Design fp_mul, start of the top module:
module fp_mul(clk, op1, op2, result, under, over);
input wire clk;
input wire [15:0] op1, op2;
output reg [15:0] result;
output reg under, over;
reg [15:0] op1reg, op2reg;
wire [21:0] signew;
wire [4:0] expnew;
wire signnew;
wire [15:0] fp_result;
wire fp_under, fp_over;
always @(posedge clk)
begin
	op1reg <= op1;
	op2reg <= op2;
	result <= fp_result;
	under <= fp_under;
	over <= fp_over;
end
fp1 stage1(.sig1(op1reg[10:0]), .sig2(op2reg[10:0]), .exp1(op1reg[14:11]), .exp2(op2reg[14:11]),
	.sign1(op1reg[15]), .sign2(op2reg[15]), .signew(signew), .expnew(expnew), .signnew(signnew));
fp2 stage2(.sig(signew), .exp(expnew), .sign(signnew), .fp_result(fp_result), .under(fp_under), .over(fp_over));
endmodule
For scale: roughly 750 cells after synthesis, roughly 51 I/O pins, ~5700 um2 of cells after synthesis.
make LEC_CHECK=0 ABC_AREA=1 CAP_MARGIN=20 CORE_MARGIN=2 CORE_UTILIZATION=72 CTS_CLUSTER_SIZE=98 SLEW_MARGIN=20 finish   # period 1.59 ns
run.sh (not shown) runs the stock make flow with config.mk's settings and CLKGATE_MAP_FILE=.
The first run died in 4_1_cts on DPL-0033.
Then changed:
- ABC_AREA: 1 -> default
- CORE_UTILIZATION: 72 -> 66
- CTS_CLUSTER_SIZE: 98 -> 35
- clock period: 1.59 -> 4.96 ns (I/O delays scaled with it)
After rerunning: With this change the flow finished but failed the layout checks on setup timing; synthesized area fell by 6.3%; die size went up by about 2%; synthesized cell count drops by about 24%.
Then changed:
- CORE_UTILIZATION: 66 -> 70
- CTS_CLUSTER_SIZE: 35 -> 22
- SETUP_SLACK_MARGIN: default -> -0.11
- clock period: 4.96 -> 3.9 ns (I/O delays scaled with it)
- This time the run never finished: it broke off in 5_1_grt with GRT-0232
- die size drops by a few percent
- area after synthesis is unchanged
- synthesized cell count does not change

========
## v48
Starting RTL as in the previous note.
clock: 1.59 ns
lec_check: 0
abc_area: 1
cap_margin: 20
core_margin: 2
core_utilization: 71
slew_margin: 20
clock tree synthesis: v48 exited with error
> inputs changed (v48 -> v53)
- CORE_UTILIZATION: 71 -> 40
- ABC_AREA: 1 -> unset
- the clock period (ns, I/O delays scaled along): 1.59 -> 5.15
Findings:
- v53 finished all stages; the layout is clean.
- Total number of placement rows (v53 / v48): 1.3
- Row post-synthesis area per instance: v53 higher / v48 lower
- The synthesized area in v48 is 1.07 times that in v53.
- Going from v48 to v53, the effective utilization at floorplan was found to have gone down by 33 points.
- NOTE die span in x v48->v53 increased by more than a quarter
## Diff of input files: v41 against v53
- setting CTS_CLUSTER_SIZE to 35 for the first time
- setting CTS_CLUSTER_DIAMETER to 199 for the first time
- changing CORE_UTILIZATION from 40 to 71
- setting ABC_AREA to 1 for the first time
- changing the clock period (ns, I/O delays scaled along) from 5.15 to 4.96
[summary]
v53 reached the end of the flow, and the finished layout is clean on the timing, design-rule and antenna checks. Per the final summary, v41 finished and its layout is clean on timing, DRC and antenna. Relative to v53, the final cell area reported for v41 is lower. v41 ends up with a number of cells on the worst reg-to-reg path that is 8 higher than in v53. v41 ends up with a worst slack at placement that is 0.082 ns higher than in v53. Setup slack: v41 more than v53. The clock skew was comparable across v41 and v53.

========
juniper:
fp_mul again, from the RTL that the note above started with.
==> flow/config.mk <==
export PLATFORM = sky130hd
export DESIGN_NAME = fp_mul
export DESIGN_NICKNAME = fp_mul
export VERILOG_FILES = /design/flow/design.v
export SDC_FILE = /design/flow/constraint.sdc
export NUM_CORES = 4
export LEC_CHECK = 0
export ABC_AREA = 1
export CAP_MARGIN = 20
export CORE_ASPECT_RATIO = 0.5
export CORE_MARGIN = 10
export CORE_UTILIZATION = 53
export CTS_CLUSTER_DIAMETER = 347
export CTS_CLUSTER_SIZE = 98
export HOLD_SLACK_MARGIN = -0.07
export SETUP_SLACK_MARGIN = -0.21
export SLEW_MARGIN = 20
==> flow/constraint.sdc <==
create_clock -name core_clock -period 5.3 [get_ports {clk}]
set_input_delay 1.0600 -clock core_clock [delete_from_list [all_inputs] [get_ports {clk}]]
set_output_delay 1.0600 -clock core_clock [all_outputs]
set_load 0.01 [all_outputs]
Edits applied to the flow inputs when going from juniper to garnet:
- CTS_CLUSTER_SIZE now 20, was 98
- CORE_ASPECT_RATIO now 1.84, was 0.5
- CORE_UTILIZATION now 40, was 53
- CORE_MARGIN now 2, was 10
Results
- The launch point of the worst path comes out op2reg[5]$_DFF_P_ in one run and op2reg[10]$_DFF_P_ in the other, namely in juniper and garnet respectively.
- Going from juniper to garnet, die size now sits lower, overall power after layout now sits higher, utilization of the core after routing now sits lower, setup slack now sits higher, effective utilization at floorplan now sits lower.
- [garnet vs juniper] count of TritonRoute iterations in the first routing pass: higher in garnet
The inputs of harbor differ from those of garnet as listed below.
- CORE_UTILIZATION: 40 -> 69
- CORE_MARGIN: 2 -> 3
- HOLD_SLACK_MARGIN: -0.07 -> unset
- CTS_CLUSTER_DIAMETER: 347 -> 136
- CORE_ASPECT_RATIO: 1.84 -> 1.12
- PLACE_DENSITY_LB_ADDON: unset -> 0.21
- CELL_PAD_IN_SITES_DETAIL_PLACEMENT: unset -> 1
- ABC_AREA: 1 -> unset
- SLEW_MARGIN: 20 -> 0
- CTS_CLUSTER_SIZE: 20 -> unset
- TNS_END_PERCENT: unset -> 75
- MIN_ROUTING_LAYER: unset -> met2
- SETUP_SLACK_MARGIN: -0.21 -> unset
- CAP_MARGIN: 20 -> 5
==> comparison <==
- The flow ran to completion for all of garnet and harbor but harbor, which stopped partway.
- Flow for harbor halted at detailed placement, error code DPL-0033.
- Compared with garnet, harbor shows a higher last weighted congestion value of the routability-driven placer.
- Compared with garnet, harbor shows a lower area of the core region.
- Between garnet and harbor, area reported by Yosys stat is higher for garnet, harbor comes in under that.
- Looking at register share after synthesis across garnet and harbor, the one that comes out higher is harbor.
- Measured against harbor, the height of the die of garnet comes out at 1.7 times the reference value.
- Adder-cell area share of the yosys netlist: garnet and harbor compared, lower one is garnet
- [harbor vs garnet] cell area after technology mapping: lower in harbor
- The run showing the smaller share of synthesized cell area in and-or and or-and compound cells is garnet.
Modified inputs, violet compared to harbor
- CORE_UTILIZATION: 69 -> 44
- CTS_CLUSTER_DIAMETER: 136 -> 166
- CORE_ASPECT_RATIO: 1.12 -> 1.66
- CORE_MARGIN: 3 -> 8
- SLEW_MARGIN: 0 -> 35
Findings:
Yosys synthesis chip area: violet vs harbor identical. Number of cells in Yosys stat came out exactly the same in harbor and violet. violet ran in full, but the layout does not pass; the checks complain about setup timing. Diff harbor..violet | compound-cell area share of the yosys netlist | negligible. Diff harbor..violet | cell area after technology mapping | unchanged. Number of nets in the synthesized netlist: harbor vs violet — no meaningful difference. Delta (violet minus harbor): die size went up; average cell area after synthesis did not really move.
Power and IR drop assume default switching activity.
